**design/flow/run.sh**
```bash
#!/bin/bash
# the make line also repeats each setting of config.mk as NAME=value (left out here)
make -C /OpenROAD-flow-scripts/flow DESIGN_CONFIG=/design/flow/config.mk WORK_HOME=/design/flow/orfs CLKGATE_MAP_FILE= finish
```
**design/flow/config.mk**
```make
export PLATFORM = sky130hd
export DESIGN_NAME = cpu
export DESIGN_NICKNAME = cpu
export VERILOG_FILES = /design/flow/design.v
export SDC_FILE = /design/flow/constraint.sdc
export NUM_CORES = 4
export LEC_CHECK = 0
export CAP_MARGIN = 20
export CORE_MARGIN = 2
export CORE_UTILIZATION = 64
export SLEW_MARGIN = 20
```
**design/flow/constraint.sdc**
```tcl
create_clock -name core_clock -period 9.73 [get_ports {clk}]
set_input_delay 1.9460 -clock core_clock [delete_from_list [all_inputs] [get_ports {clk}]]
set_output_delay 1.9460 -clock core_clock [all_outputs]
set_load 0.01 [all_outputs]
```
**design/flow/design.v**
```verilog
module alu(
    input   wire    [4:0]   opcode,
    input   wire    [15:0]  a,
    input   wire    [15:0]  b,
    output  logic   [15:0]  out
);
always_comb begin
    casez (opcode)
        5'd0:    out = a + b;
        5'd1:    out = a - b;
        5'd2:    out = $signed(a) * $signed(b);
        5'd3:    out = a & b;
        5'd4:     out = a | b;
        5'd5:    out = a ^ b;
        5'd6:    out = a << b;
        5'd7:    out = a >> b;
        5'd8:   out = $signed(a) >>> b;
        5'd9:     out = 16'(a == b);
        5'd10:    out = 16'(a != b);
        5'd11:     out = 16'($signed(a) < $signed(b));
        5'd12:     out = 16'($signed(a) <= $signed(b));
        5'd13:     out = 16'($signed(a) > $signed(b));
        5'd14:     out = 16'($signed(a) >= $signed(b));
        5'd15:    out = 16'(a < b);
        default: out = 16'b0;
    endcase
end
endmodule
module stack
#(
    parameter WIDTH = 5,  
    parameter SIZE  = 32
)
(
    input wire clk,
    input wire [WIDTH-1:0] mem_dout_addr0,
    output wire [15:0] mem_dout0,
    input wire [WIDTH-1:0] mem_dout_addr1,
    output wire [15:0] mem_dout1,
    input wire we,
    input wire [WIDTH-1:0] mem_din_addr,
    input wire [15:0] mem_din
);
reg [15:0] data [SIZE-1:0];
always @(posedge clk) begin
    if (we) begin
        data[mem_din_addr] <= mem_din;
    end
end
assign mem_dout0 = data[mem_dout_addr0];  
assign mem_dout1 = data[mem_dout_addr1];  
endmodule
module rstack
#(
    parameter WIDTH         = 4,
    parameter SIZE          = 16,
    parameter DATA_WIDTH    = 13
)
(
    input   wire                    clk,
    input   wire [WIDTH-1:0]        mem_dout_addr,
    output  wire [DATA_WIDTH-1:0]   mem_dout,
    input   wire                    we,
    input   wire [WIDTH-1:0]        mem_din_addr,
    input   wire [DATA_WIDTH-1:0]   mem_din
);
reg [DATA_WIDTH-1:0] data [SIZE-1:0];
always @(posedge clk) begin
    if (we) begin
        data[mem_din_addr] <= mem_din;
    end
end
assign mem_dout = data[mem_dout_addr];  
endmodule
module cpu
#(
    parameter CODE_ADDR_WIDTH   = 13,
    parameter DATA_ADDR_WIDTH   = 13,
    parameter STACK_DEPTH       = 5,
    parameter RSTACK_DEPTH      = 4,
    parameter FP                = (1 << 13) - (1 << 6) * 6 - 16 - 16 * 4
)
(
    input   wire                        clk,
    input   wire                        reset,           
    input   wire                        resume,          
    output  wire [CODE_ADDR_WIDTH-1:0]  code_addr,       
    input   wire [15:0]                 instruction,     
    output  wire [DATA_ADDR_WIDTH-1:0]  mem_addr,        
    input   wire [15:0]                 mem_din,         
    output  wire                        mem_dout_we,     
    output  wire [15:0]                 mem_dout         
);
reg     [STACK_DEPTH-1:0] sp;    
logic   [STACK_DEPTH-1:0] sp_new;
wire    [STACK_DEPTH-1:0] sp_plus_1  = sp + 1;
wire    [STACK_DEPTH-1:0] sp_minus_1 = sp - 1;
wire    [15:0] stack_top;        
logic   [15:0] stack_top_new;
wire    [15:0] stack_pre_top;    
logic write_to_stack;            
stack #(
    .WIDTH(STACK_DEPTH),
    .SIZE(1 << STACK_DEPTH)
)
stack(
    .clk(clk),
    .mem_dout_addr0(sp),
    .mem_dout0(stack_top),
    .mem_dout_addr1(sp_minus_1),
    .mem_dout1(stack_pre_top),
    .we(write_to_stack),
    .mem_din_addr(sp_new),
    .mem_din(stack_top_new)
);
reg     [RSTACK_DEPTH-1:0] rsp;              
logic   [RSTACK_DEPTH-1:0] rsp_new;
reg     [CODE_ADDR_WIDTH-1:0] rstack_top;    
logic   [CODE_ADDR_WIDTH-1:0] rstack_top_new;
logic write_to_rstack;                       
rstack #(
    .WIDTH(RSTACK_DEPTH),
    .SIZE(1 << RSTACK_DEPTH),
    .DATA_WIDTH(CODE_ADDR_WIDTH)
)
rstack(
    .clk(clk),
    .mem_dout_addr(rsp),
    .mem_dout(rstack_top),
    .we(write_to_rstack),
    .mem_din_addr(rsp_new),
    .mem_din(rstack_top_new)
);
wire [15:0] instr       = reset ? 18944 : instruction;  
wire [15:0] instr_simm9 = {{7{instr[8]}}, instr[8:0]};
wire [15:0] instr_imm13 = {3'b0, instr[12:0]};
wire [4:0]  opcode      = instr[14:10];
wire cmd_type   = instr[15];     
wire mode       = instr[9];      
reg     [CODE_ADDR_WIDTH-1:0] pc;    
logic   [CODE_ADDR_WIDTH-1:0] pc_new;
wire    [CODE_ADDR_WIDTH-1:0] pc_plus_1 = pc + 1;
wire    [CODE_ADDR_WIDTH-1:0] pc_jz     = (~|stack_top) ? instr_imm13[12:0] : pc_plus_1;
reg     [DATA_ADDR_WIDTH-1:0] fp;    
logic   [DATA_ADDR_WIDTH-1:0] fp_new;
reg     wait_flag;
logic   wait_flag_new;
assign code_addr = pc_new;
wire [DATA_ADDR_WIDTH-1:0] mem_abs_addr =  (mode ?
                                            fp :
                                            stack_top[DATA_ADDR_WIDTH-1:0]
                                            ) + instr_simm9[DATA_ADDR_WIDTH-1:0];
assign mem_dout_we   = (!cmd_type && opcode == 5'd17) ? 1'b1 : 1'b0;
assign mem_dout      = mode ? stack_top : stack_pre_top;
assign mem_addr = mem_abs_addr;
wire [15:0] alu_x = mode ? stack_top : stack_pre_top;
wire [15:0] alu_y = mode ? instr_simm9 : stack_top;
wire [15:0] alu_out;
wire is_alu = !cmd_type && opcode < 5'd16;
alu alu(
    .opcode(opcode),
    .a(alu_x),
    .b(alu_y),
    .out(alu_out)
);
always_comb begin
    casez ({cmd_type, opcode, wait_flag, resume})
        8'b?_??_???_?_1:     pc_new = pc_plus_1;          
        8'b?_??_???_1_0,                                  
        {1'b0, 5'd23, 2'b0}: pc_new = pc;                 
        8'b1_00_???_0_0,                                  
        8'b1_10_???_0_0:     pc_new = instr_imm13[12:0];  
        8'b1_01_???_0_0:     pc_new = pc_jz;              
        {1'b0, 5'd20, 2'b0}:  pc_new = rstack_top;         
        default:             pc_new = pc_plus_1;
    endcase
end
always_comb begin
    case ({cmd_type, opcode})
        {1'b0, 5'd18}: fp_new = fp - instr_simm9[DATA_ADDR_WIDTH-1:0];
        {1'b0, 5'd20}:    fp_new = fp + instr_simm9[DATA_ADDR_WIDTH-1:0];
        {1'b0, 5'd19}: fp_new = stack_top[DATA_ADDR_WIDTH-1:0];
        default:         fp_new = fp;
    endcase
end
always_comb begin
    casez ({cmd_type, opcode})
        6'b1_10_???: rstack_top_new = pc_plus_1;  
        default:     rstack_top_new = DATA_ADDR_WIDTH'('x);
    endcase
end
always_comb begin
    casez ({cmd_type, opcode})
        6'b1_10_???:  rsp_new = rsp + 1;  
        {1'b0, 5'd20}: rsp_new = rsp - 1;
        default:      rsp_new = rsp;
    endcase
end
always_comb begin
    casez ({cmd_type, opcode})
        6'b1_10_???: write_to_rstack = 1'b1;  
        default:     write_to_rstack = 1'b0;
    endcase
end
always_comb begin
    casez ({cmd_type, is_alu, opcode})
        {2'b00, 5'd16},
        7'b01?????:         sp_new = mode ? sp : sp_minus_1;     
        {2'b00, 5'd17}:    sp_new = mode ? sp_minus_1 : sp - 2;
        {2'b00, 5'd19},
        {7'b10_01_???}:     sp_new = sp_minus_1;                 
        {2'b00, 5'd21},
        {2'b00, 5'd22},
        7'b10_11_???:       sp_new = sp_plus_1;                  
        default:            sp_new = sp;                         
    endcase
end
always_comb begin
    casez ({cmd_type, is_alu, opcode})
        7'b01?????:         stack_top_new = alu_out;         
        {2'b00, 5'd21}: stack_top_new = instr_simm9;
        {2'b00, 5'd22}:  stack_top_new = mem_din;
        7'b10_11_???:       stack_top_new = instr_imm13;     
        default:            stack_top_new = 16'bx;
    endcase
end
always_comb begin
    casez ({cmd_type, is_alu, opcode})
        7'b01?????,                                  
        {2'b00, 5'd21},
        {2'b00, 5'd22},
        7'b10_11_???:       write_to_stack = 1'b1;   
        default:            write_to_stack = 1'b0;
    endcase
end
always_comb begin
    casez({cmd_type, opcode, resume})
        {1'b0, 5'd23, 1'b0}: wait_flag_new = 1'b1;
        {7'b?_?????_1}:      wait_flag_new = 1'b0;
        default:             wait_flag_new = wait_flag;
    endcase
end
always_ff @(posedge clk) begin
    if (reset) begin
        pc  <= {CODE_ADDR_WIDTH{1'b1}};
        sp  <= STACK_DEPTH'(0);
        rsp <= RSTACK_DEPTH'(0);
        fp  <= DATA_ADDR_WIDTH'(FP);
        wait_flag <= 1'b0;
    end else begin
        pc  <= pc_new;
        sp  <= sp_new;
        rsp <= rsp_new;
        fp  <= fp_new;
        wait_flag <= wait_flag_new;
    end
end
endmodule
```
==> results of run 1 <==
-- what timing repair did --
item / in CTS / in global routing
hold endpoints to repair: 0 / 0
buffers inserted: 0 / 5
endpoints found under the setup margin: 0 / 32
-- routing by layer --
metal	global-route usage	routed length, um	up-vias
li1	-	-	13060
met1	0.5682	54180	16720
met2	0.6850	73120	3038
met3	0.1314	21410	738
met4	0.2731	11670	0
met5	0	0	-
-- final cells by class --
cell class | instances | area, sq um | share of cell area
tap | 940 | 1176 | 0.02342
clock inverter | 35 | 528.0 | 0.01052
sequential | 756 | 22360 | 0.4453
multi-input combinational | 2114 | 20710 | 0.4125
antenna | 2 | 5.005 | 0.00009967
inverter | 224 | 840.8 | 0.01675
clock buffer | 103 | 2033 | 0.04049
timing repair buffer | 286 | 2561 | 0.05101
-- stage by stage --
step	total power, mW	setup slack [ps]	hold slack, ps
6_report	14.10	367.8	532.3
5_1_grt	14.58	60.64	545.2
4_1_cts	13.82	274.1	527.8
3_5_place_dp	10.75	262.0	511.4
3_3_place_gp	10.62	323.7	506.6
2_1_floorplan	8.319	126.1	482.4
==> flow_summary.ini, run 1 <==
; implementation run metrics
[flow_run]
drv_cap = 0
total_number_of_warnings_across_the_stage_logs = 67

[synthesis]
syn-instance-count = 3301
dominantRegCellSynth = sky130_fd_sc_hd__edfxtp_1
synth-edff-count = 720
synth.net_count = 3563
yosysTopAreaCell = sky130_fd_sc_hd__edfxtp_1
synth_largest_type_area_fraction = 0.4825
synth.top_cells.by_count = 720 x sky130_fd_sc_hd__edfxtp_1, 316 x sky130_fd_sc_hd__mux4_2, 245 x sky130_fd_sc_hd__nor2_1
yosys_warns = 4
syn_avg_cell_area_sq_um = 13.58
synth.area.top_cells = sky130_fd_sc_hd__edfxtp_1 48%, sky130_fd_sc_hd__mux4_2 16%, sky130_fd_sc_hd__ha_1 4.0%
syn_std_cell_area_sq_um = 44810
ys_cells = 3301
synthDistinctLibCells = 102
netlist.top_cell.by_instances = sky130_fd_sc_hd__edfxtp_1
synth.mux.area_fraction = 0.1903
synthArstFlopShare = 0
synth-seq-area-share = 0.4985
synth_xor_xnor_area_share = 0.01907
yosys.area_share.aoi = 0.09108
yosys.stat.chipArea_sq_um = 44810
synthAdderAreaFrac = 0.07728
yosys_register_bits = 756
synth_simple_gate_area_share = 0.07734
post_synth_main_logic_family = multiplexers

[die]
placement_rows = 97
floorplan.core_util = 0.6433
fp.dieW_um = 268.6
boundaryPins = 78
chip_area_sq_um = 72150
core_region_area_sq_um = 69660
vertical_extent_of_the_die_um = 268.6

[critical_path]
worst-endpoint-arrival_ps = 9720
worstPathBufferInverterCount = 8
critical_path.reg2reg.startpoint = sp[1]
timing.critical_path.from_type = register
worst_path_dominant_cell_family = adder cells
number_of_gates_on_the_worst_path_with_buffers_counted = 31
crit_type = reg -> reg
crit_path_frequent_cell = sky130_fd_sc_hd__fa_1
cpPeakStageDelay_ps = 580
cpMaxStageDelayCell = sky130_fd_sc_hd__mux4_2
worstPathRequired_ps = 10080
reg2reg_setup_slack_ps = 370
crit_path_max_fanout = 32
endpoint_kind = register
timing.critical_path.to = stack.data[5][15]
worst_flop_to_flop_path_endpoint = stack.data[5][15]
worst_r2r_path_depth = 31
critical_path.startpoint = sp[1]

[clock_tree]
root_buffer = sky130_fd_sc_hd__clkbuf_16
post_cts.resized_instances = 0
clock.latency.late_pin_ps = 670
cts-buffers-inserted = 76
htree_num_levels = 3
cts_tree = built
cts.hold.buffers_added = 0
clock_transition_at_the_register_clock_pins_on_the_worst_setup_and_hold_paths_after_cts_ps = 70
max-clock-path-buffers = 3
clock_sink_count = 756

[sta]
totalNegativeSetupSlack_ps = 0
rsz_0062_raised_after_global_routing = no
hold_viol_final = 0
setup_viol_count_final = 0
report.final.slew_viol_count = 0
period_minus_slack_ps = 9362
finalCritPeriodShare = 0.9622
final.setup_skew_ps = 66.81
max_freq_mhz = 106.8
timing.max_slew.rel_slack = 0.2043
worstMarginPinSlew_ps = 1191

[status]
status = finished clean

[power_and_ir_drop]
power_leakage_nw = 17.67
netSwitchingPower_mw = 5.712
clock_group_power_mw = 3.07
intPower_mw = 8.388
portion_of_total_power_attributed_to_sequential_cells = 0.289
switching_share = 0.4051
comb-power_mw = 6.96
pg_seq_mw = 4.07
ir_drop_uv = 306.0
pwr-share-comb = 0.494
power.largest_group = combinational logic
powerDensity_nw_per_um2 = 280.8
pwr-share-clk = 0.218

[hold_path]
worst_hold_path_type = reg -> reg
hold_path_end = fp[0]
min_from = fp[0]
worst_hold_path.num_cells = 2

[cells_and_area]
layout.nets = 3720
syn_to_final_growth_pct = 12.05
final_util = 0.7208
design_area_final_sq_um = 50210
post_layout_nonfiller_instances = 4460
final.fill_count = 4409

[global_routing]
grt_start_max_net_pins = 108
grt.overflow.total = 0
grt_pass1_wl_mm = 228.4
antenna_violations_before_repair = 0
via_count_of_the_first_global_routing_pass = 33020
groute.usage.overall = 0.4473

[routing]
drt_wl_total_mm = 160.4
route.detailed.drc = 0
number_of_drc_violations_after_detailed_routing_iteration_0 = 5966
vias_per_cell = 7.522
dr.pass1.iters = 6
antenna_left = 0
drt-wirelength-per-cell_um = 35.96
vias = 33550

[placed_design]
inst_count_dp = 4311
dpl_cell_area_sq_um = 47500
placement.io_buffers = 77
post-dp-hpwl_mm = 106.6
gp_routability_congestion = 1.028
==> inputs of run 2 (changes only) <==
- CORE_UTILIZATION: 64 -> 72
- CTS_CLUSTER_DIAMETER: not set -> 375
- CTS_CLUSTER_SIZE: not set -> 47
- HOLD_SLACK_MARGIN: not set -> 0.29
- PLACE_DENSITY_LB_ADDON: not set -> 0.0
- SETUP_SLACK_MARGIN: not set -> -0.35
- TNS_END_PERCENT: not set -> 5
- clock period: 9.73 -> 5.2 ns (I/O delays scaled with it)
==> flow_summary.ini, run 2 <==
; flow metrics
[clock_tree]
max-clock-path-buffers = 3
clock_sink_count = 756
root_buffer = sky130_fd_sc_hd__clkbuf_16
cts-buffers-inserted = 20
htree_num_levels = 1
cts.hold.buffers_added = 0

[synthesis]
synth_simple_gate_area_share = 0.07734
yosys.area_share.aoi = 0.09108
yosys_warns = 4
yosys.stat.chipArea_sq_um = 44810
synth.net_count = 3563
syn_avg_cell_area_sq_um = 13.58
synth-edff-count = 720
synth.top_cells.by_count = 720 x sky130_fd_sc_hd__edfxtp_1, 316 x sky130_fd_sc_hd__mux4_2, 245 x sky130_fd_sc_hd__nor2_1
synth.mux.area_fraction = 0.1903
syn_std_cell_area_sq_um = 44810
synthAdderAreaFrac = 0.07728
synth-seq-area-share = 0.4985
synth.area.top_cells = sky130_fd_sc_hd__edfxtp_1 48%, sky130_fd_sc_hd__mux4_2 16%, sky130_fd_sc_hd__ha_1 4.0%
ys_cells = 3301
dominantRegCellSynth = sky130_fd_sc_hd__edfxtp_1
netlist.top_cell.by_instances = sky130_fd_sc_hd__edfxtp_1
post_synth_main_logic_family = multiplexers
synthDistinctLibCells = 102
yosysTopAreaCell = sky130_fd_sc_hd__edfxtp_1
yosys_register_bits = 756
synthArstFlopShare = 0
synth_largest_type_area_fraction = 0.4825
synth_xor_xnor_area_share = 0.01907
syn-instance-count = 3301

[die]
fp.dieW_um = 253.5
chip_area_sq_um = 64250
vertical_extent_of_the_die_um = 253.5
core_region_area_sq_um = 61600
floorplan.core_util = 0.7275
boundaryPins = 78
placement_rows = 91

[placed_design]
pre_cts_ws_ps = -3506
post-dp-hpwl_mm = 137.8
dpl_cell_area_sq_um = 52210
placement.io_buffers = 77
gp_routability_congestion = 1.092

[global_routing]
groute.usage.overall = 0.8361
grt.overflow.total = 984

[status]
stop_error = [ERROR GRT-0116] Global routing finished with congestion. Check the congestion regions in the DRC Viewer.
status = aborted with a tool error
outcome.stop_stage = global routing
[run 2: stage by stage]
stage               instances  TNS [ps]
floorplan                3301  -1166850
global placement         4744  -1030740
detailed placement       4745  -1329980
CTS                      4817  -1099790
[run 2: layer usage]
| layer | global-route usage | overflow |
|---|---|---|
| met2 | 0.9684 | 505 |
| met3 | 0.7275 | 83 |
| met4 | 0.8007 | 340 |
| met1 | 0.8329 | 50 |
| met5 | 0.5444 | 6 |
[run 2: what timing repair did]
| item | in CTS |
|---|---|
| resized | 105 |
| pin swaps | 26 |
| setup endpoints to repair | 539 |
| buffers inserted | 30 |
| gates cloned | 9 |
==> inputs of run 3 (changes only) <==
- CAP_MARGIN: 20 -> 15
- CELL_PAD_IN_SITES_DETAIL_PLACEMENT: not set -> 2
- CELL_PAD_IN_SITES_GLOBAL_PLACEMENT: not set -> 1
- CORE_ASPECT_RATIO: not set -> 0.56
- CORE_UTILIZATION: 72 -> 40
- CTS_CLUSTER_DIAMETER: 375 -> 97
- CTS_CLUSTER_SIZE: 47 -> not set
- HOLD_SLACK_MARGIN: 0.29 -> not set
- PLACE_DENSITY_LB_ADDON: 0.0 -> not set
- SETUP_SLACK_MARGIN: -0.35 -> not set
- TNS_END_PERCENT: 5 -> not set
- clock period: 5.2 -> 10.8 ns (I/O delays scaled with it)
==> flow_summary.ini, run 3 <==
; implementation run metrics
[synthesis]
synth_xor_xnor_area_share = 0.01907
yosys.stat.chipArea_sq_um = 44810
syn_std_cell_area_sq_um = 44810
yosys_register_bits = 756
synth.top_cells.by_count = 720 x sky130_fd_sc_hd__edfxtp_1, 316 x sky130_fd_sc_hd__mux4_2, 245 x sky130_fd_sc_hd__nor2_1
synth-seq-area-share = 0.4985
synth-edff-count = 720
dominantRegCellSynth = sky130_fd_sc_hd__edfxtp_1
yosys.area_share.aoi = 0.09108
synth_largest_type_area_fraction = 0.4825
synth_simple_gate_area_share = 0.07734
post_synth_main_logic_family = multiplexers
ys_cells = 3301
synth.mux.area_fraction = 0.1903
synth.net_count = 3563
yosys_warns = 4
syn-instance-count = 3301
synthDistinctLibCells = 102
syn_avg_cell_area_sq_um = 13.58
netlist.top_cell.by_instances = sky130_fd_sc_hd__edfxtp_1
synthAdderAreaFrac = 0.07728
yosysTopAreaCell = sky130_fd_sc_hd__edfxtp_1
synth.area.top_cells = sky130_fd_sc_hd__edfxtp_1 48%, sky130_fd_sc_hd__mux4_2 16%, sky130_fd_sc_hd__ha_1 4.0%
synthArstFlopShare = 0

[global_routing]
grt.overflow.total = 0
grt_pass1_wl_mm = 270.0
grt_start_max_net_pins = 114
via_count_of_the_first_global_routing_pass = 33800
groute.usage.overall = 0.3341
antenna_violations_before_repair = 3

[power_and_ir_drop]
comb-power_mw = 6.95
netSwitchingPower_mw = 5.847
power.largest_group = combinational logic
portion_of_total_power_attributed_to_sequential_cells = 0.275
powerDensity_nw_per_um2 = 263.2
power_leakage_nw = 17.57
switching_share = 0.4390
intPower_mw = 7.473
pg_seq_mw = 3.66
pwr-share-clk = 0.203
ir_drop_uv = 385.1
report.power.total_mw = 13.32
clock_group_power_mw = 2.71
pwr-share-comb = 0.522

[critical_path]
cpMaxStageDelayCell = sky130_fd_sc_hd__mux2i_1
worst_flop_to_flop_path_endpoint = stack.data[13][15]
worstPathBufferInverterCount = 6
worst_r2r_path_depth = 30
reg2reg_setup_slack_ps = 620
timing.critical_path.from_type = register
worstPathRequired_ps = 11160
crit_type = reg -> reg
crit_path_max_fanout = 32
endpoint_kind = register
critical_path.startpoint = sp[2]
crit_path_frequent_cell = sky130_fd_sc_hd__xnor2_1
number_of_gates_on_the_worst_path_with_buffers_counted = 30
critical_path.reg2reg.startpoint = sp[2]
worst_path_dominant_cell_family = adder cells
worst-endpoint-arrival_ps = 10540
timing.critical_path.to = stack.data[13][15]
cpPeakStageDelay_ps = 820

[die]
core_region_area_sq_um = 110600
floorplan.core_util = 0.4053
vertical_extent_of_the_die_um = 254.5
fp.dieW_um = 451.3
chip_area_sq_um = 114800
placement_rows = 91
boundaryPins = 78

[cells_and_area]
post_layout_nonfiller_instances = 4997
sequential_cell_area_sq_um = 22360
multiInputGateArea_sq_um = 20710
syn_to_final_growth_pct = 12.94
layout.nets = 3711
final.fill_count = 10600

[clock_tree]
cts_tree = built
post_cts.resized_instances = 0
cts-buffers-inserted = 77
clock.latency.late_pin_ps = 690
root_buffer = sky130_fd_sc_hd__clkbuf_16
cts.hold.buffers_added = 0
cts.repair_timing.setup_buffer_count = 0
clock_sink_count = 756
clock_transition_at_the_register_clock_pins_on_the_worst_setup_and_hold_paths_after_cts_ps = 70
htree_num_levels = 3
max-clock-path-buffers = 3

[sta]
report.final.slew_viol_count = 0
final.setup_skew_ps = 55.19
max_freq_mhz = 98.23
period_minus_slack_ps = 10180
worstMarginPinSlew_ps = 1200
timing.max_slew.rel_slack = 0.1914
finalCritPeriodShare = 0.9426
hold_viol_final = 0
rsz_0062_raised_after_global_routing = no
setup_viol_count_final = 0
timing.final.ws_setup_ps = 619.9
totalNegativeSetupSlack_ps = 0
timing.hold.ws_ps = 527.7

[routing]
route.detailed.drc = 0
dr.pass1.iters = 5
number_of_drc_violations_after_detailed_routing_iteration_0 = 4884
vias_per_cell = 6.632
antenna_left = 0
vias = 33140
drt-wirelength-per-cell_um = 38.60
drt_wl_total_mm = 192.9

[placed_design]
gp_routability_congestion = 0.9995
pre_cts_ws_ps = 624.4
inst_count_dp = 4855
placement.io_buffers = 77
post-dp-hpwl_mm = 140.3

[flow_run]
drv_cap = 0
total_number_of_warnings_across_the_stage_logs = 65

[hold_path]
hold_path_end = fp[11]
worst_hold_path_type = reg -> reg
worst_hold_path.num_cells = 2
min_from = fp[11]

[status]
status = finished clean
## run 3: area by class of cell
type | instances | area share
flip-flops and latches | 756 | 0.4418
multi-input cells | 2114 | 0.4091
repair buffers | 276 | 0.04702
clock buffers | 93 | 0.03926
well taps | 1488 | 0.03679
inverters | 224 | 0.01661
clock inverters | 43 | 0.009295
diodes | 3 | 0.0001483
## run 3: per-stage QoR
stage	area [sq um]	utilization
3_3_place_gp	48070	0.4348
2_1_floorplan	44810	-
4_1_cts	50540	0.4572
3_5_place_dp	48080	0.4349
6_report	50610	0.4578
5_1_grt	50600	0.4577
## run 3: layer usage
metal,share of wire,global-route usage
met2,0.41,0.4652
met4,0.015,0.05160
met1,0.46,0.5186
met3,0.12,0.1001
met5,0.000067,0
==> inputs of run 4 (changes only) <==
- CAP_MARGIN: 15 -> 20
- CELL_PAD_IN_SITES_DETAIL_PLACEMENT: 2 -> not set
- CELL_PAD_IN_SITES_GLOBAL_PLACEMENT: 1 -> not set
- CORE_ASPECT_RATIO: 0.56 -> not set
- CORE_UTILIZATION: 40 -> 59
- CTS_CLUSTER_DIAMETER: 97 -> not set
- CTS_CLUSTER_SIZE: not set -> 46
- PLACE_DENSITY_LB_ADDON: not set -> 0.01
- SETUP_SLACK_MARGIN: not set -> 1.51
- clock period: 10.8 -> 5.4 ns (I/O delays scaled with it)
==> flow_summary.ini, run 4 <==
; implementation run metrics
[status]
status = failed layout checks
violations = negative setup slack

[global_routing]
via_count_of_the_first_global_routing_pass = 35390
met3_track_usage_gr = 0.09041
global_route.usage.met1 = 0.5720
grt_start_max_net_pins = 52
antenna_violations_before_repair = 5
grt.overflow.total = 0
groute.layer.met2.usage = 0.6651
grt_pass1_wl_mm = 241.7
globalRoute.busiestLayer = met2
groute.usage.overall = 0.4287

[power_and_ir_drop]
switching_share = 0.3954
pwr-share-comb = 0.564
pg_seq_mw = 7.32
netSwitchingPower_mw = 11.67
powerDensity_nw_per_um2 = 522.4
ir_drop_uv = 1120
power_leakage_nw = 21.11
intPower_mw = 17.84
power.largest_group = combinational logic
comb-power_mw = 16.7
clock_group_power_mw = 5.53
portion_of_total_power_attributed_to_sequential_cells = 0.248
pwr-share-clk = 0.187

[routing]
detail_route.antenna_diodes = 0
vias = 35710
dr.pass1.iters = 8
number_of_drc_violations_after_detailed_routing_iteration_0 = 5823
drt-wirelength-per-cell_um = 32.79
route.detailed.drc = 0
vias_per_cell = 6.975
antenna_left = 0
drt_wl_total_mm = 167.9

[synthesis]
synth-seq-area-share = 0.4985
post_synth_main_logic_family = multiplexers
synth-edff-count = 720
syn_std_cell_area_sq_um = 44810
synth.net_count = 3563
synthAdderAreaFrac = 0.07728
yosys.stat.chipArea_sq_um = 44810
yosys_warns = 4
synth.area.top_cells = sky130_fd_sc_hd__edfxtp_1 48%, sky130_fd_sc_hd__mux4_2 16%, sky130_fd_sc_hd__ha_1 4.0%
synth_xor_xnor_area_share = 0.01907
synth_largest_type_area_fraction = 0.4825
dominantRegCellSynth = sky130_fd_sc_hd__edfxtp_1
synthArstFlopShare = 0
ys_cells = 3301
yosys_register_bits = 756
syn_avg_cell_area_sq_um = 13.58
yosysTopAreaCell = sky130_fd_sc_hd__edfxtp_1
synthDistinctLibCells = 102
synth.mux.area_fraction = 0.1903
synth_simple_gate_area_share = 0.07734
synth.top_cells.by_count = 720 x sky130_fd_sc_hd__edfxtp_1, 316 x sky130_fd_sc_hd__mux4_2, 245 x sky130_fd_sc_hd__nor2_1
yosys.area_share.aoi = 0.09108
netlist.top_cell.by_instances = sky130_fd_sc_hd__edfxtp_1
syn-instance-count = 3301

[flow_run]
total_number_of_warnings_across_the_stage_logs = 66
drv_cap = 0

[clock_tree]
cts-buffers-inserted = 77
root_buffer = sky130_fd_sc_hd__clkbuf_16
max-clock-path-buffers = 3
htree_num_levels = 3
clock_sink_count = 756
clock_transition_at_the_register_clock_pins_on_the_worst_setup_and_hold_paths_after_cts_ps = 60
clock.latency.late_pin_ps = 680
cts_tree = built

[critical_path]
worst_flop_to_flop_path_endpoint = stack.data[3][15]
reg2reg_setup_slack_ps = -2990
worstPathRequired_ps = 5730
timing.critical_path.from_type = register
worst_path_dominant_cell_family = adder cells
worst-endpoint-arrival_ps = 8720
cpMaxStageDelayCell = sky130_fd_sc_hd__fa_1
critical_path.reg2reg.startpoint = sp[0]
worstPathBufferInverterCount = 8
crit_path_frequent_cell = sky130_fd_sc_hd__xnor2_1
endpoint_kind = register
cpPeakStageDelay_ps = 570
worst_r2r_path_depth = 31
timing.critical_path.to = stack.data[3][15]
critical_path.startpoint = sp[0]
crit_path_max_fanout = 8
number_of_gates_on_the_worst_path_with_buffers_counted = 31
crit_type = reg -> reg

[die]
chip_area_sq_um = 78170
floorplan.core_util = 0.5930
placement_rows = 101
boundaryPins = 78
vertical_extent_of_the_die_um = 279.6
fp.dieW_um = 279.6
core_region_area_sq_um = 75570

[sta]
rsz_0062_raised_after_global_routing = yes
max_freq_mhz = 119.2
worstMarginPinSlew_ps = 1198
setup_viol_count_final = 539
timing.hold.ws_ps = 522.2
timing.max_slew.rel_slack = 0.2004
finalCritPeriodShare = 1.554
hold_viol_final = 0
final.setup_skew_ps = 81.20
timing.final.ws_setup_ps = -2991
report.final.slew_viol_count = 0
period_minus_slack_ps = 8391
totalNegativeSetupSlack_ps = -989370

[placed_design]
inst_count_dp = 4887
placement.io_buffers = 77
post-dp-hpwl_mm = 116.0
gp_routability_congestion = 1.049
pre_cts_ws_ps = -3184

[hold_path]
worst_hold_path.num_cells = 2
worst_hold_path_type = reg -> reg
hold_path_end = fp[0]
min_from = fp[0]

[cells_and_area]
syn_to_final_growth_pct = 26.02
final_util = 0.7473
post_layout_nonfiller_instances = 5120
layout.nets = 4343
run 4: timing repair:
item                                     CTS  global route
endpoints found under the setup margin  1295          1298
resized                                  103            23
hold buffers                               0             0
pin swaps                                 50            24
buffers inserted                          56            22
hold endpoints to repair                   0             0
gates cloned                              13             1
run 4: stage by stage:
| step | total power [mW] | area, sq um |
|---|---|---|
| 6_report | 29.50 | 56470 |
| 2_1_floorplan | 15.39 | 45190 |
| 3_3_place_gp | 21.50 | 52350 |
| 3_5_place_dp | 21.81 | 52350 |
| 4_1_cts | 28.69 | 56170 |
| 5_1_grt | 30.54 | 56470 |
run 4: metal layers:
layer	part of all wire	vias up
met2	0.46	3008
met3	0.12	695
li1	-	14340
met1	0.36	17670
met4	0.069	8
met5	0.00042	-
run 4: layout make-up:
type	instances	area (sq um)
Multi-Input combinational cell	2116	21220
Clock buffer	95	1994
Timing Repair Buffer	906	8227
Fill cell	4623	19100
Tap cell	978	1224
Clock inverter	45	584.3
Sequential cell	756	22360
Inverter	224	860.8
==> inputs of run 5 (changes only) <==
- CAP_MARGIN: 20 -> 15
- CELL_PAD_IN_SITES_DETAIL_PLACEMENT: not set -> 2
- CELL_PAD_IN_SITES_GLOBAL_PLACEMENT: not set -> 1
- CORE_UTILIZATION: 59 -> 40
- CTS_CLUSTER_SIZE: 46 -> not set
- PLACE_DENSITY_LB_ADDON: 0.01 -> not set
- SETUP_SLACK_MARGIN: 1.51 -> not set
- clock period: 5.4 -> 10.0 ns (I/O delays scaled with it)
==> flow_summary.ini, run 5 <==
; implementation run metrics
[status]
status = finished clean

[die]
boundaryPins = 78
placement_rows = 122
fp.dieW_um = 338.7
chip_area_sq_um = 114700
core_region_area_sq_um = 110800
vertical_extent_of_the_die_um = 338.7
floorplan.core_util = 0.4044

[critical_path]
crit_type = reg -> reg
worst-endpoint-arrival_ps = 10030
worstPathRequired_ps = 10380
cpPeakStageDelay_ps = 850
endpoint_kind = register
number_of_gates_on_the_worst_path_with_buffers_counted = 29
worst_flop_to_flop_path_endpoint = stack.data[2][15]
cpMaxStageDelayCell = sky130_fd_sc_hd__mux2i_1
worstPathBufferInverterCount = 7
worst_r2r_path_depth = 29
crit_path_frequent_cell = sky130_fd_sc_hd__fa_1
timing.critical_path.from_type = register
timing.critical_path.to = stack.data[2][15]
reg2reg_setup_slack_ps = 340
crit_path_max_fanout = 32
critical_path.reg2reg.startpoint = sp[1]
critical_path.startpoint = sp[1]
worst_path_dominant_cell_family = adder cells

[flow_run]
drv_cap = 0
total_number_of_warnings_across_the_stage_logs = 62

[clock_tree]
clock.latency.late_pin_ps = 690
cts-buffers-inserted = 83
htree_num_levels = 3
clock_transition_at_the_register_clock_pins_on_the_worst_setup_and_hold_paths_after_cts_ps = 70
root_buffer = sky130_fd_sc_hd__clkbuf_16
cts.hold.buffers_added = 0
cts_tree = built
max-clock-path-buffers = 3
clock_sink_count = 756

[power_and_ir_drop]
netSwitchingPower_mw = 5.870
switching_share = 0.4173
pg_seq_mw = 3.97
intPower_mw = 8.199
pwr-share-clk = 0.216
pwr-share-comb = 0.502
portion_of_total_power_attributed_to_sequential_cells = 0.282
ir_drop_uv = 305.4
comb-power_mw = 7.07
report.power.total_mw = 14.07
power.largest_group = combinational logic
clock_group_power_mw = 3.04
power_leakage_nw = 17.88
powerDensity_nw_per_um2 = 275.2

[synthesis]
synth.mux.area_fraction = 0.1903
synth-edff-count = 720
syn_avg_cell_area_sq_um = 13.58
yosys_register_bits = 756
syn_std_cell_area_sq_um = 44810
post_synth_main_logic_family = multiplexers
syn-instance-count = 3301
synth_xor_xnor_area_share = 0.01907
yosys.stat.chipArea_sq_um = 44810
synth.top_cells.by_count = 720 x sky130_fd_sc_hd__edfxtp_1, 316 x sky130_fd_sc_hd__mux4_2, 245 x sky130_fd_sc_hd__nor2_1
synth.net_count = 3563
yosys.area_share.aoi = 0.09108
synth.area.top_cells = sky130_fd_sc_hd__edfxtp_1 48%, sky130_fd_sc_hd__mux4_2 16%, sky130_fd_sc_hd__ha_1 4.0%
synth-seq-area-share = 0.4985
synthAdderAreaFrac = 0.07728
yosys_warns = 4
yosysTopAreaCell = sky130_fd_sc_hd__edfxtp_1
ys_cells = 3301
synthDistinctLibCells = 102
synth_simple_gate_area_share = 0.07734
netlist.top_cell.by_instances = sky130_fd_sc_hd__edfxtp_1
dominantRegCellSynth = sky130_fd_sc_hd__edfxtp_1
synth_largest_type_area_fraction = 0.4825
synthArstFlopShare = 0

[sta]
period_minus_slack_ps = 9655
rsz_0062_raised_after_global_routing = no
hold_viol_final = 0
timing.hold.ws_ps = 543.2
finalCritPeriodShare = 0.9655
report.final.slew_viol_count = 0
worstMarginPinSlew_ps = 1139
setup_viol_count_final = 0
max_freq_mhz = 103.6
final.setup_skew_ps = 53.76
timing.max_slew.rel_slack = 0.2192
timing.final.ws_setup_ps = 344.6

[placed_design]
placement.io_buffers = 77
pre_cts_ws_ps = -12.61
inst_count_dp = 4900
gp_routability_congestion = 0.9365
post-dp-hpwl_mm = 133.6

[global_routing]
grt.overflow.total = 0
grt_pass1_wl_mm = 264.3
groute.usage.overall = 0.3207
via_count_of_the_first_global_routing_pass = 34790
antenna_violations_before_repair = 14
grt_start_max_net_pins = 91

[routing]
dr.pass1.iters = 5
drt_wl_total_mm = 185.1
route.detailed.drc = 0
antenna_left = 0
drt-wirelength-per-cell_um = 36.60
vias = 32390
number_of_drc_violations_after_detailed_routing_iteration_0 = 3624
vias_per_cell = 6.403

[cells_and_area]
final_util = 0.4614
final.fill_count = 10730
syn_to_final_growth_pct = 14.10
layout.nets = 3761
post_layout_nonfiller_instances = 5058

[hold_path]
worst_hold_path_type = reg -> reg
min_from = fp[3]
worst_hold_path.num_cells = 2
hold_path_end = fp[3]
## run 5: repair_timing
| action | 4_1_cts | 5_1_grt |
|---|---|---|
| endpoints found under the setup margin | 0 | 32 |
| setup buffers | 0 | 1 |
| gates resized | 0 | 1 |
| hold endpoints to repair | 0 | 0 |
## run 5: area by class of cell
cell class / count / area, sq um / share of cell area
sequential: 756 / 22360 / 0.4373
clock buffer: 101 / 2187 / 0.04278
timing repair buffer: 320 / 2723 / 0.05325
antenna: 6 / 15.01 / 0.0002936
tap: 1488 / 1862 / 0.03641
multi-input combinational: 2114 / 20700 / 0.4048
clock inverter: 49 / 447.9 / 0.008761
inverter: 224 / 840.8 / 0.01644
## run 5: through the flow
| stage | area, sq um | setup TNS, ps |
|---|---|---|
| floorplan | 44810 | 0 |
| global placement | 48410 | 0 |
| detailed placement | 48420 | -367.3 |
| CTS | 51050 | 0 |
| global route | 51120 | 0 |
| finish | 51130 | 0 |
## run 5: metal layers
| layer | GRT usage | wire [um] | up-vias |
|---|---|---|---|
| met5 | 0 | 69 | - |
| met4 | 0.1357 | 8419 | 10 |
| met3 | 0.04873 | 12620 | 386 |
| met2 | 0.5248 | 89190 | 1414 |
| met1 | 0.4266 | 74820 | 17420 |
| li1 | - | - | 13160 |
==> inputs of run 6 (changes only) <==
- CAP_MARGIN: 15 -> 20
- CELL_PAD_IN_SITES_DETAIL_PLACEMENT: 2 -> not set
- CELL_PAD_IN_SITES_GLOBAL_PLACEMENT: 1 -> not set
- CORE_UTILIZATION: 40 -> 70
- CTS_CLUSTER_SIZE: not set -> 47
- HOLD_SLACK_MARGIN: not set -> 0.3
- PLACE_DENSITY_LB_ADDON: not set -> 0.0
- SETUP_SLACK_MARGIN: not set -> 1.5
- clock period: 10.0 -> 5.2 ns (I/O delays scaled with it)
==> flow_summary.ini, run 6 <==
; flow metrics
[placed_design]
post-dp-hpwl_mm = 132.5
pre_cts_ws_ps = -3401
gp_routability_congestion = 1.112
placement.io_buffers = 77
inst_count_dp = 4729
dpl_cell_area_sq_um = 52120

[synthesis]
ys_cells = 3301
synth.top_cells.by_count = 720 x sky130_fd_sc_hd__edfxtp_1, 316 x sky130_fd_sc_hd__mux4_2, 245 x sky130_fd_sc_hd__nor2_1
post_synth_main_logic_family = multiplexers
synth_xor_xnor_area_share = 0.01907
yosys_register_bits = 756
synth_largest_type_area_fraction = 0.4825
yosys_warns = 4
netlist.top_cell.by_instances = sky130_fd_sc_hd__edfxtp_1
yosysTopAreaCell = sky130_fd_sc_hd__edfxtp_1
synth.area.top_cells = sky130_fd_sc_hd__edfxtp_1 48%, sky130_fd_sc_hd__mux4_2 16%, sky130_fd_sc_hd__ha_1 4.0%
syn-instance-count = 3301
yosys.stat.chipArea_sq_um = 44810
synth_simple_gate_area_share = 0.07734
synthArstFlopShare = 0
syn_std_cell_area_sq_um = 44810
synth-edff-count = 720
synth.mux.area_fraction = 0.1903
synthAdderAreaFrac = 0.07728
synthDistinctLibCells = 102
synth-seq-area-share = 0.4985
dominantRegCellSynth = sky130_fd_sc_hd__edfxtp_1
yosys.area_share.aoi = 0.09108
syn_avg_cell_area_sq_um = 13.58
synth.net_count = 3563

[die]
core_region_area_sq_um = 63200
vertical_extent_of_the_die_um = 257.0
floorplan.core_util = 0.7091
chip_area_sq_um = 66060
boundaryPins = 78
fp.dieW_um = 257.0
placement_rows = 92

[global_routing]
grt.overflow.total = 1706
groute.usage.overall = 0.8682

[clock_tree]
clock_sink_count = 756
htree_num_levels = 3
cts.hold.buffers_added = 0
max-clock-path-buffers = 3
cts-buffers-inserted = 75
root_buffer = sky130_fd_sc_hd__clkbuf_16

[status]
stop_error = [ERROR GRT-0116] Global routing finished with congestion. Check the congestion regions in the DRC Viewer.
outcome.stop_stage = global routing
status = aborted with a tool error
==> run 6: timing repair <==
action | CTS
setup buffers | 32
gates resized | 137
hold endpoints to repair | 0
gates cloned | 13
endpoints found under the setup margin | 1301
pin swaps | 40
==> run 6: per-layer routing <==
metal | overflow | GRT usage
met1 | 80 | 0.8667
met2 | 1014 | 1.009
met3 | 54 | 0.7444
met4 | 550 | 0.8516
met5 | 8 | 0.5029
==> inputs of run 7 (changes only) <==
- CORE_UTILIZATION: 70 -> 40
- CTS_CLUSTER_SIZE: 47 -> not set
- HOLD_SLACK_MARGIN: 0.3 -> not set
- PLACE_DENSITY_LB_ADDON: 0.0 -> not set
- SETUP_SLACK_MARGIN: 1.5 -> 0.99
- clock period: 5.2 -> 9.73 ns (I/O delays scaled with it)
==> flow_summary.ini, run 7 <==
; implementation run metrics
[critical_path]
worst_flop_to_flop_path_endpoint = stack.data[26][15]
worstPathBufferInverterCount = 5
crit_type = in -> reg
cp_cell_sequence = clkdlybuf4s50_1 > or2_4 > or2_2 > o22ai_2 > a21oi_4 > ha_1 > fa_1 > inv_1 > fa_1 > inv_1 > fa_1 > fa_1 > fa_1 > inv_1 > fa_1 > inv_1 > ha_1 > and3_1 > a211o_1 > xor2_1 > a221o_1 > a221oi_4 > nand2_4
worst_r2r_path_depth = 32
critical_path.startpoint = instruction[9]
timing.critical_path.from_type = primary input
worstPathRequired_ps = 10080
critical_path.reg2reg.startpoint = sp[0]
worst-endpoint-arrival_ps = 8940
crit_path_max_fanout = 16
cpPeakStageDelay_ps = 520
crit_path_frequent_cell = sky130_fd_sc_hd__fa_1
cpMaxStageDelayCell = sky130_fd_sc_hd__fa_1
endpoint_kind = register
number_of_gates_on_the_worst_path_with_buffers_counted = 23
timing.critical_path.to = stack.data[20][13]
worst_path_dominant_cell_family = adder cells
reg2reg_setup_slack_ps = 1170

[sta]
timing.max_slew.rel_slack = 0.1543
max_freq_mhz = 116.4
period_minus_slack_ps = 8591
worstMarginPinSlew_ps = 1233
rsz_0062_raised_after_global_routing = no
report.final.slew_viol_count = 0
totalNegativeSetupSlack_ps = 0
hold_viol_final = 0
finalCritPeriodShare = 0.8830
final.setup_skew_ps = 51.06
timing.final.ws_setup_ps = 1139
setup_viol_count_final = 0

[power_and_ir_drop]
pg_seq_mw = 4.06
report.power.total_mw = 14.51
comb-power_mw = 7.34
netSwitchingPower_mw = 5.880
pwr-share-comb = 0.505
powerDensity_nw_per_um2 = 278.6
power.largest_group = combinational logic
power_leakage_nw = 18.26
intPower_mw = 8.634
ir_drop_uv = 346.0
clock_group_power_mw = 3.12
switching_share = 0.4051
pwr-share-clk = 0.215
portion_of_total_power_attributed_to_sequential_cells = 0.280

[status]
status = finished clean

[synthesis]
synth_simple_gate_area_share = 0.07734
yosysTopAreaCell = sky130_fd_sc_hd__edfxtp_1
synthArstFlopShare = 0
synth-seq-area-share = 0.4985
yosys_register_bits = 756
synth.mux.area_fraction = 0.1903
yosys_warns = 4
synth.net_count = 3563
synth.top_cells.by_count = 720 x sky130_fd_sc_hd__edfxtp_1, 316 x sky130_fd_sc_hd__mux4_2, 245 x sky130_fd_sc_hd__nor2_1
ys_cells = 3301
yosys.area_share.aoi = 0.09108
synth_largest_type_area_fraction = 0.4825
synth.area.top_cells = sky130_fd_sc_hd__edfxtp_1 48%, sky130_fd_sc_hd__mux4_2 16%, sky130_fd_sc_hd__ha_1 4.0%
synth-edff-count = 720
syn_std_cell_area_sq_um = 44810
syn-instance-count = 3301
post_synth_main_logic_family = multiplexers
dominantRegCellSynth = sky130_fd_sc_hd__edfxtp_1
syn_avg_cell_area_sq_um = 13.58
netlist.top_cell.by_instances = sky130_fd_sc_hd__edfxtp_1
synthDistinctLibCells = 102
yosys.stat.chipArea_sq_um = 44810
synth_xor_xnor_area_share = 0.01907
synthAdderAreaFrac = 0.07728

[die]
floorplan.core_util = 0.4044
vertical_extent_of_the_die_um = 338.7
chip_area_sq_um = 114700
boundaryPins = 78
fp.dieW_um = 338.7
placement_rows = 122
core_region_area_sq_um = 110800

[hold_path]
hold_path_end = fp[11]
worst_hold_path_type = reg -> reg
worst_hold_path.num_cells = 2
min_from = fp[11]

[placed_design]
inst_count_dp = 4881
dpl_cell_area_sq_um = 48290
pre_cts_ws_ps = 290.6
post-dp-hpwl_mm = 106.3
gp_routability_congestion = 1.038
placement.io_buffers = 77

[flow_run]
drv_cap = 0
total_number_of_warnings_across_the_stage_logs = 62

[clock_tree]
root_buffer = sky130_fd_sc_hd__clkbuf_16
max-clock-path-buffers = 3
clock_transition_at_the_register_clock_pins_on_the_worst_setup_and_hold_paths_after_cts_ps = 60
clock.latency.late_pin_ps = 670
cts.hold.buffers_added = 0
cts-buffers-inserted = 83
cts_tree = built
htree_num_levels = 3
clock_sink_count = 756

[global_routing]
grt_start_max_net_pins = 73
via_count_of_the_first_global_routing_pass = 30580
groute.usage.overall = 0.2633
grt_pass1_wl_mm = 220.6
grt.overflow.total = 0
antenna_violations_before_repair = 4

[routing]
antenna_left = 0
vias = 32070
vias_per_cell = 6.296
drt_wl_total_mm = 156.2
number_of_drc_violations_after_detailed_routing_iteration_0 = 4373
dr.pass1.iters = 6
route.detailed.drc = 0
drt-wirelength-per-cell_um = 30.67

[cells_and_area]
syn_to_final_growth_pct = 16.27
final.fill_count = 9785
design_area_final_sq_um = 52100
post_layout_nonfiller_instances = 5094
layout.nets = 3799
## run 7: per-layer routing
layer  share of wire  wire (um)  GRT usage  vias up
li1                -          -          -    13250
met1            0.40      61810     0.3680    16360
met2            0.45      69610     0.3974     2091
met3            0.11      17350    0.05664      375
met4           0.048       7438     0.1131        4
met5         0.00019         29          0        -
## run 7: through the flow
step                      utilization  hold slack [ps]
after floorplan                     -            482.4
after global placement         0.4357            496.7
after detailed placement       0.4357            496.9
after CTS                      0.4627            505.4
after global routing           0.4701            544.2
final                          0.4701            508.4
## run 7: final cells by class
cell class | instances | area, sq um | area share
flip-flops and latches | 756 | 22360 | 0.4291
multi-input cells | 2118 | 20980 | 0.4026
repair buffers | 354 | 3363 | 0.06455
clock buffers | 110 | 2270 | 0.04356
well taps | 1488 | 1862 | 0.03573
inverters | 224 | 857.1 | 0.01645
clock inverters | 41 | 407.9 | 0.007829
diodes | 3 | 7.507 | 0.0001441
## run 7: timing repair
action / in CTS / in global routing
pin swaps: 6 / 19
cloned: 5 / 12
resized: 25 / 57
setup buffers: 8 / 33
endpoints found under the setup margin: 192 / 162
==> inputs of run 8 (changes only) <==
- CORE_UTILIZATION: 40 -> 70
- CTS_CLUSTER_DIAMETER: not set -> 375
- CTS_CLUSTER_SIZE: not set -> 47
- HOLD_SLACK_MARGIN: not set -> 0.29
- PLACE_DENSITY_LB_ADDON: not set -> 0.0
- SETUP_SLACK_MARGIN: 0.99 -> 0.79
- TNS_END_PERCENT: not set -> 5
- clock period: 9.73 -> 5.2 ns (I/O delays scaled with it)
==> flow_summary.ini, run 8 <==
; flow metrics
[status]
status = aborted with a tool error
outcome.stop_stage = global routing
stop_error = [ERROR GRT-0116] Global routing finished with congestion. Check the congestion regions in the DRC Viewer.

[placed_design]
post-dp-hpwl_mm = 135.8
placement.io_buffers = 77
gp_routability_congestion = 1.058

[synthesis]
yosys.area_share.aoi = 0.09108
post_synth_main_logic_family = multiplexers
synth_xor_xnor_area_share = 0.01907
synth.top_cells.by_count = 720 x sky130_fd_sc_hd__edfxtp_1, 316 x sky130_fd_sc_hd__mux4_2, 245 x sky130_fd_sc_hd__nor2_1
yosysTopAreaCell = sky130_fd_sc_hd__edfxtp_1
syn_avg_cell_area_sq_um = 13.58
synth-seq-area-share = 0.4985
synth_simple_gate_area_share = 0.07734
ys_cells = 3301
synthArstFlopShare = 0
dominantRegCellSynth = sky130_fd_sc_hd__edfxtp_1
netlist.top_cell.by_instances = sky130_fd_sc_hd__edfxtp_1
syn_std_cell_area_sq_um = 44810
synthDistinctLibCells = 102
yosys_register_bits = 756
synth-edff-count = 720
synth.area.top_cells = sky130_fd_sc_hd__edfxtp_1 48%, sky130_fd_sc_hd__mux4_2 16%, sky130_fd_sc_hd__ha_1 4.0%
synth_largest_type_area_fraction = 0.4825
yosys.stat.chipArea_sq_um = 44810
synth.net_count = 3563
syn-instance-count = 3301
synth.mux.area_fraction = 0.1903
synthAdderAreaFrac = 0.07728
yosys_warns = 4

[die]
vertical_extent_of_the_die_um = 257.0
chip_area_sq_um = 66060
core_region_area_sq_um = 63200
floorplan.core_util = 0.7091
fp.dieW_um = 257.0
boundaryPins = 78
placement_rows = 92

[clock_tree]
htree_num_levels = 1
max-clock-path-buffers = 3
clock_sink_count = 756
root_buffer = sky130_fd_sc_hd__clkbuf_16
cts-buffers-inserted = 20

[global_routing]
groute.usage.overall = 0.7846
grt.overflow.total = 726
run 8: metal layers:
layer  GRT overflow  track usage
met3             28       0.6357
met1             16       0.8119
met2            444       0.9412
met5              0       0.3428
met4            238       0.7267
run 8: through the flow:
stage	hold WS, ps	worst slack, ps	area, sq um	std cells
after global placement	501.5	-3051	52330	4772
after CTS	528.6	-3190	54230	4857
after detailed placement	508.2	-3450	52330	4772
after floorplan	482.4	-3205	45170	3301
run 8: timing repair:
action / CTS
hold buffers: 0
pin swaps: 37
resized: 189
endpoints found under the setup margin: 1083
gates cloned: 10
setup buffers: 39
==> inputs of run 9 (changes only) <==
- ABC_AREA: not set -> 0
- CAP_MARGIN: 20 -> 15
- CELL_PAD_IN_SITES_GLOBAL_PLACEMENT: not set -> 3
- CORE_MARGIN: 2 -> 5
- CORE_UTILIZATION: 70 -> 56
- CTS_CLUSTER_DIAMETER: 375 -> 114
- CTS_CLUSTER_SIZE: 47 -> 76
- GPL_ROUTABILITY_DRIVEN: not set -> 1
- GPL_TIMING_DRIVEN: not set -> 0
- HOLD_SLACK_MARGIN: 0.29 -> 0.01
- MAX_ROUTING_LAYER: not set -> met4
- MIN_ROUTING_LAYER: not set -> met2
- PLACE_DENSITY_LB_ADDON: 0.0 -> 0.24
- SETUP_SLACK_MARGIN: 0.79 -> -0.29
- TNS_END_PERCENT: 5 -> 55
- clock period: 5.2 -> 15.2 ns (I/O delays scaled with it)
==> flow_summary.ini, run 9 <==
; flow metrics
[synthesis]
synthArstFlopShare = 0
syn_std_cell_area_sq_um = 44810
synth_largest_type_area_fraction = 0.4825
ys_cells = 3301
synth.mux.area_fraction = 0.1903
yosys.area_share.aoi = 0.09108
yosys_register_bits = 756
synth.top_cells.by_count = 720 x sky130_fd_sc_hd__edfxtp_1, 316 x sky130_fd_sc_hd__mux4_2, 245 x sky130_fd_sc_hd__nor2_1
syn_avg_cell_area_sq_um = 13.58
netlist.top_cell.by_instances = sky130_fd_sc_hd__edfxtp_1
synth_simple_gate_area_share = 0.07734
synth_xor_xnor_area_share = 0.01907
synthDistinctLibCells = 102
yosysTopAreaCell = sky130_fd_sc_hd__edfxtp_1
synth-seq-area-share = 0.4985
yosys.stat.chipArea_sq_um = 44810
synth-edff-count = 720
yosys_warns = 4
synth.net_count = 3563
synth.area.top_cells = sky130_fd_sc_hd__edfxtp_1 48%, sky130_fd_sc_hd__mux4_2 16%, sky130_fd_sc_hd__ha_1 4.0%
post_synth_main_logic_family = multiplexers
dominantRegCellSynth = sky130_fd_sc_hd__edfxtp_1
syn-instance-count = 3301
synthAdderAreaFrac = 0.07728

[status]
status = aborted with a tool error
stop_error = [ERROR FLW-0024] Place density exceeds 1.0 (current PLACE_DENSITY_LB_ADDON =  0.24). Please check if the value of  PLACE_DENSITY_LB_ADDON is between 0 and 0.99.
outcome.stop_stage = global placement without I/O

[die]
fp.dieW_um = 292.9
placement_rows = 103
chip_area_sq_um = 85780
core_region_area_sq_um = 79130
vertical_extent_of_the_die_um = 292.9
floorplan.core_util = 0.5663
==> inputs of run 10 (changes only) <==
- ABC_AREA: 0 -> 1
- CAP_MARGIN: 15 -> 20
- CELL_PAD_IN_SITES_DETAIL_PLACEMENT: not set -> 2
- CORE_MARGIN: 5 -> 8
- CORE_UTILIZATION: 56 -> 42
- CTS_CLUSTER_DIAMETER: 114 -> not set
- CTS_CLUSTER_SIZE: 76 -> 28
- GPL_ROUTABILITY_DRIVEN: 1 -> not set
- HOLD_SLACK_MARGIN: 0.01 -> 0.18
- PLACE_DENSITY_LB_ADDON: 0.24 -> 0.26
- SETUP_SLACK_MARGIN: -0.29 -> not set
- TNS_END_PERCENT: 55 -> 5
- clock period: 15.2 -> 10.0 ns (I/O delays scaled with it)
==> flow_summary.ini, run 10 <==
; flow metrics
[status]
status = aborted with a tool error
outcome.stop_stage = global routing
stop_error = [ERROR GRT-0116] Global routing finished with congestion. Check the congestion regions in the DRC Viewer.

[synthesis]
ys_cells = 5814
synth.mux.area_fraction = 0.0004207
synth_largest_type_area_fraction = 0.4544
netlist.top_cell.by_instances = sky130_fd_sc_hd__nand2_1
syn-instance-count = 5814
synth.top_cells.by_count = 1,690 x sky130_fd_sc_hd__nand2_1, 720 x sky130_fd_sc_hd__edfxtp_1, 634 x sky130_fd_sc_hd__nand3_1
syn_std_cell_area_sq_um = 47580
synthArstFlopShare = 0
yosys.stat.chipArea_sq_um = 47580
yosys_warns = 4
dominantRegCellSynth = sky130_fd_sc_hd__edfxtp_1
synth.net_count = 6076
synth-seq-area-share = 0.4695
yosys.area_share.aoi = 0.1044
synth_xor_xnor_area_share = 0.009914
synth.area.top_cells = sky130_fd_sc_hd__edfxtp_1 45%, sky130_fd_sc_hd__nand2_1 13%, sky130_fd_sc_hd__nand3_1 6.7%
post_synth_main_logic_family = simple AND/OR/NAND/NOR gates
synth_simple_gate_area_share = 0.2644
synthAdderAreaFrac = 0.07279
syn_avg_cell_area_sq_um = 8.184
synth-edff-count = 720
yosysTopAreaCell = sky130_fd_sc_hd__edfxtp_1
yosys_register_bits = 756
synthDistinctLibCells = 61

[die]
fp.dieW_um = 352.6
core_region_area_sq_um = 112500
chip_area_sq_um = 124300
boundaryPins = 78
vertical_extent_of_the_die_um = 352.6
floorplan.core_util = 0.4229
placement_rows = 123

[clock_tree]
clock_sink_count = 756
htree_num_levels = 3
root_buffer = sky130_fd_sc_hd__clkbuf_16
cts-buffers-inserted = 87
max-clock-path-buffers = 3

[global_routing]
groute.usage.overall = 0.8599
grt.overflow.total = 958

[placed_design]
gp_routability_congestion = 1.163
placement.io_buffers = 76
post-dp-hpwl_mm = 205.3
pre_cts_ws_ps = -2590
dpl_cell_area_sq_um = 51710
## run 10: metrics by stage
stage / cells / setup TNS [ps] / hold slack, ps / util
after floorplan: 5814 / 0 / 462.8 / -
after global placement: 7390 / -936260 / 508.9 / 0.4464
after detailed placement: 7446 / -551960 / 518.0 / 0.4596
after CTS: 7608 / 0 / 526.6 / 0.4898
## run 10: metal layers
layer | GRT usage | GRT overflow
met1 | - | -
met2 | 0.8909 | 138
met3 | 0.9338 | 708
met4 | 0.6785 | 112
met5 | - | -
## run 10: timing repair
| action | in CTS |
|---|---|
| gates resized | 138 |
| hold buffers | 0 |
| endpoints found under the setup margin | 354 |
| setup buffers | 7 |
| pin swaps | 6 |
==> inputs of run 11 (changes only) <==
- CAP_MARGIN: 20 -> 15
- CELL_PAD_IN_SITES_DETAIL_PLACEMENT: 2 -> not set
- CELL_PAD_IN_SITES_GLOBAL_PLACEMENT: 3 -> 2
- CORE_MARGIN: 8 -> 5
- CORE_UTILIZATION: 42 -> 56
- CTS_CLUSTER_DIAMETER: not set -> 114
- CTS_CLUSTER_SIZE: 28 -> 76
- GPL_ROUTABILITY_DRIVEN: not set -> 0
- HOLD_SLACK_MARGIN: 0.18 -> 0.01
- MIN_ROUTING_LAYER: met2 -> met1
- PLACE_DENSITY: not set -> 0.49
- PLACE_DENSITY_LB_ADDON: 0.26 -> not set
- SETUP_SLACK_MARGIN: not set -> -0.29
- TNS_END_PERCENT: 5 -> 55
- clock period: 10.0 -> 6.8 ns (I/O delays scaled with it)
==> flow_summary.ini, run 11 <==
; flow metrics
[status]
status = aborted with a tool error
outcome.stop_stage = global placement without I/O
stop_error = [ERROR GPL-0301] Utilization 105.664 % exceeds 100%.

[die]
chip_area_sq_um = 90900
core_region_area_sq_um = 84750
placement_rows = 107
fp.dieW_um = 301.5
vertical_extent_of_the_die_um = 301.5
floorplan.core_util = 0.5615

[synthesis]
syn_avg_cell_area_sq_um = 8.184
yosys.area_share.aoi = 0.1044
syn-instance-count = 5814
ys_cells = 5814
post_synth_main_logic_family = simple AND/OR/NAND/NOR gates
synth-edff-count = 720
synthArstFlopShare = 0
yosysTopAreaCell = sky130_fd_sc_hd__edfxtp_1
yosys_register_bits = 756
synthDistinctLibCells = 61
yosys.stat.chipArea_sq_um = 47580
yosys_warns = 4
synth_xor_xnor_area_share = 0.009914
synth.top_cells.by_count = 1,690 x sky130_fd_sc_hd__nand2_1, 720 x sky130_fd_sc_hd__edfxtp_1, 634 x sky130_fd_sc_hd__nand3_1
synth_largest_type_area_fraction = 0.4544
syn_std_cell_area_sq_um = 47580
synth.net_count = 6076
dominantRegCellSynth = sky130_fd_sc_hd__edfxtp_1
synth-seq-area-share = 0.4695
synth_simple_gate_area_share = 0.2644
synthAdderAreaFrac = 0.07279
synth.area.top_cells = sky130_fd_sc_hd__edfxtp_1 45%, sky130_fd_sc_hd__nand2_1 13%, sky130_fd_sc_hd__nand3_1 6.7%
synth.mux.area_fraction = 0.0004207
netlist.top_cell.by_instances = sky130_fd_sc_hd__nand2_1
==> inputs of run 12 (changes only) <==
- ABC_AREA: 1 -> not set
- CAP_MARGIN: 15 -> 20
- CELL_PAD_IN_SITES_GLOBAL_PLACEMENT: 2 -> not set
- CORE_MARGIN: 5 -> 2
- CORE_UTILIZATION: 56 -> 61
- CTS_CLUSTER_DIAMETER: 114 -> not set
- CTS_CLUSTER_SIZE: 76 -> 48
- GPL_ROUTABILITY_DRIVEN: 0 -> not set
- GPL_TIMING_DRIVEN: 0 -> not set
- HOLD_SLACK_MARGIN: 0.01 -> not set
- MAX_ROUTING_LAYER: met4 -> not set
- MIN_ROUTING_LAYER: met1 -> not set
- PLACE_DENSITY: 0.49 -> not set
- SETUP_SLACK_MARGIN: -0.29 -> 1.55
- TNS_END_PERCENT: 55 -> not set
- clock period: 6.8 -> 5.4 ns (I/O delays scaled with it)
==> flow_summary.ini, run 12 <==
; implementation run metrics
[die]
vertical_extent_of_the_die_um = 275.0
placement_rows = 99
chip_area_sq_um = 75650
floorplan.core_util = 0.6153
boundaryPins = 78
core_region_area_sq_um = 72830
fp.dieW_um = 275.0

[cells_and_area]
final.fill_count = 3957
syn_to_final_growth_pct = 26.50
design_area_final_sq_um = 56690
post_layout_nonfiller_instances = 5097
layout.nets = 4338
final_util = 0.7783

[critical_path]
worst-endpoint-arrival_ps = 8700
cpPeakStageDelay_ps = 660
number_of_gates_on_the_worst_path_with_buffers_counted = 30
worst_path_dominant_cell_family = adder cells
timing.critical_path.from_type = register
critical_path.startpoint = sp[3]
cpMaxStageDelayCell = sky130_fd_sc_hd__or4_1
worst_flop_to_flop_path_endpoint = stack.data[11][15]
reg2reg_setup_slack_ps = -2970
crit_path_max_fanout = 10
endpoint_kind = register
crit_type = reg -> reg
timing.critical_path.to = stack.data[11][15]
critical_path.reg2reg.startpoint = sp[3]
worstPathRequired_ps = 5730
worst_r2r_path_depth = 30
crit_path_frequent_cell = sky130_fd_sc_hd__fa_1
worstPathBufferInverterCount = 10

[placed_design]
inst_count_dp = 4865
gp_routability_congestion = 1.024
dpl_cell_area_sq_um = 52380
pre_cts_ws_ps = -2954
post-dp-hpwl_mm = 121.8
placement.io_buffers = 77

[clock_tree]
clock.latency.late_pin_ps = 690
max-clock-path-buffers = 3
clock_sink_count = 756
clock_transition_at_the_register_clock_pins_on_the_worst_setup_and_hold_paths_after_cts_ps = 70
cts-buffers-inserted = 76
htree_num_levels = 3
root_buffer = sky130_fd_sc_hd__clkbuf_16
cts_tree = built

[synthesis]
synthAdderAreaFrac = 0.07728
yosys_warns = 4
netlist.top_cell.by_instances = sky130_fd_sc_hd__edfxtp_1
synth.top_cells.by_count = 720 x sky130_fd_sc_hd__edfxtp_1, 316 x sky130_fd_sc_hd__mux4_2, 245 x sky130_fd_sc_hd__nor2_1
syn_std_cell_area_sq_um = 44810
synth_largest_type_area_fraction = 0.4825
synth.net_count = 3563
dominantRegCellSynth = sky130_fd_sc_hd__edfxtp_1
post_synth_main_logic_family = multiplexers
yosys.stat.chipArea_sq_um = 44810
synthArstFlopShare = 0
synthDistinctLibCells = 102
yosys.area_share.aoi = 0.09108
synth_simple_gate_area_share = 0.07734
yosysTopAreaCell = sky130_fd_sc_hd__edfxtp_1
synth-edff-count = 720
synth.area.top_cells = sky130_fd_sc_hd__edfxtp_1 48%, sky130_fd_sc_hd__mux4_2 16%, sky130_fd_sc_hd__ha_1 4.0%
synth.mux.area_fraction = 0.1903
ys_cells = 3301
synth-seq-area-share = 0.4985
yosys_register_bits = 756
synth_xor_xnor_area_share = 0.01907
syn-instance-count = 3301
syn_avg_cell_area_sq_um = 13.58

[routing]
drt-wirelength-per-cell_um = 38.28
vias_per_cell = 7.569
antenna_left = 0
dr.pass1.iters = 14
vias = 38580
number_of_drc_violations_after_detailed_routing_iteration_0 = 7186
route.detailed.drc = 0
drt_wl_total_mm = 195.1

[hold_path]
min_from = fp[11]
worst_hold_path_type = reg -> reg
worst_hold_path.num_cells = 2
hold_path_end = fp[11]

[sta]
timing.hold.ws_ps = 521.1
timing.max_slew.rel_slack = 0.2221
max_freq_mhz = 119.4
worstMarginPinSlew_ps = 1155
setup_viol_count_final = 556
rsz_0062_raised_after_global_routing = yes
period_minus_slack_ps = 8372
timing.final.ws_setup_ps = -2972
finalCritPeriodShare = 1.550
final.setup_skew_ps = 88.02
report.final.slew_viol_count = 0
hold_viol_final = 0

[status]
violations = negative setup slack
status = failed layout checks

[power_and_ir_drop]
power_leakage_nw = 21.10
powerDensity_nw_per_um2 = 533.1
pwr-share-clk = 0.173
ir_drop_uv = 1104
pwr-share-comb = 0.584
clock_group_power_mw = 5.24
pg_seq_mw = 7.33
power.largest_group = combinational logic
netSwitchingPower_mw = 12.41
comb-power_mw = 17.7
switching_share = 0.4107
portion_of_total_power_attributed_to_sequential_cells = 0.243
intPower_mw = 17.81

[flow_run]
total_number_of_warnings_across_the_stage_logs = 69
drv_cap = 0

[global_routing]
grt.overflow.total = 0
grt_pass1_wl_mm = 262.4
via_count_of_the_first_global_routing_pass = 37470
grt_start_max_net_pins = 57
groute.usage.overall = 0.4903
antenna_violations_before_repair = 3
-- run 12: layer usage --
| metal | share of wire | global-route usage |
|---|---|---|
| met2 | 0.43 | 0.7372 |
| met4 | 0.11 | 0.3543 |
| met1 | 0.31 | 0.6049 |
| met5 | 0.0018 | 0.0006266 |
| met3 | 0.15 | 0.1522 |
-- run 12: what timing repair did --
item	in CTS	in global routing
pin swaps	40	31
endpoints found under the setup margin	1296	1300
hold buffers	0	0
gates cloned	15	6
hold endpoints to repair	0	0
gates resized	119	96
buffers inserted	49	21
-- run 12: final cells by class --
cell class | count | area (sq um) | area share
antenna | 4 | 10.01 | 0.0001766
clock buffer | 90 | 1976 | 0.03485
clock inverter | 46 | 409.1 | 0.007217
inverter | 224 | 872.1 | 0.01538
multi-input combinational | 2117 | 21390 | 0.3774
sequential | 756 | 22360 | 0.3944
tap | 959 | 1200 | 0.02117
timing repair buffer | 901 | 8473 | 0.1495
-- run 12: metrics by stage --
| stage | power, mW | setup TNS (ps) |
|---|---|---|
| after floorplan | 15.39 | -1019240 |
| after global placement | 21.27 | -950400 |
| after detailed placement | 21.62 | -993830 |
| after CTS | 28.64 | -905860 |
| after global routing | 31.02 | -1087040 |
| final | 30.22 | -1062500 |
Power figures rest on the tool's default switching activity, not on a simulated workload.
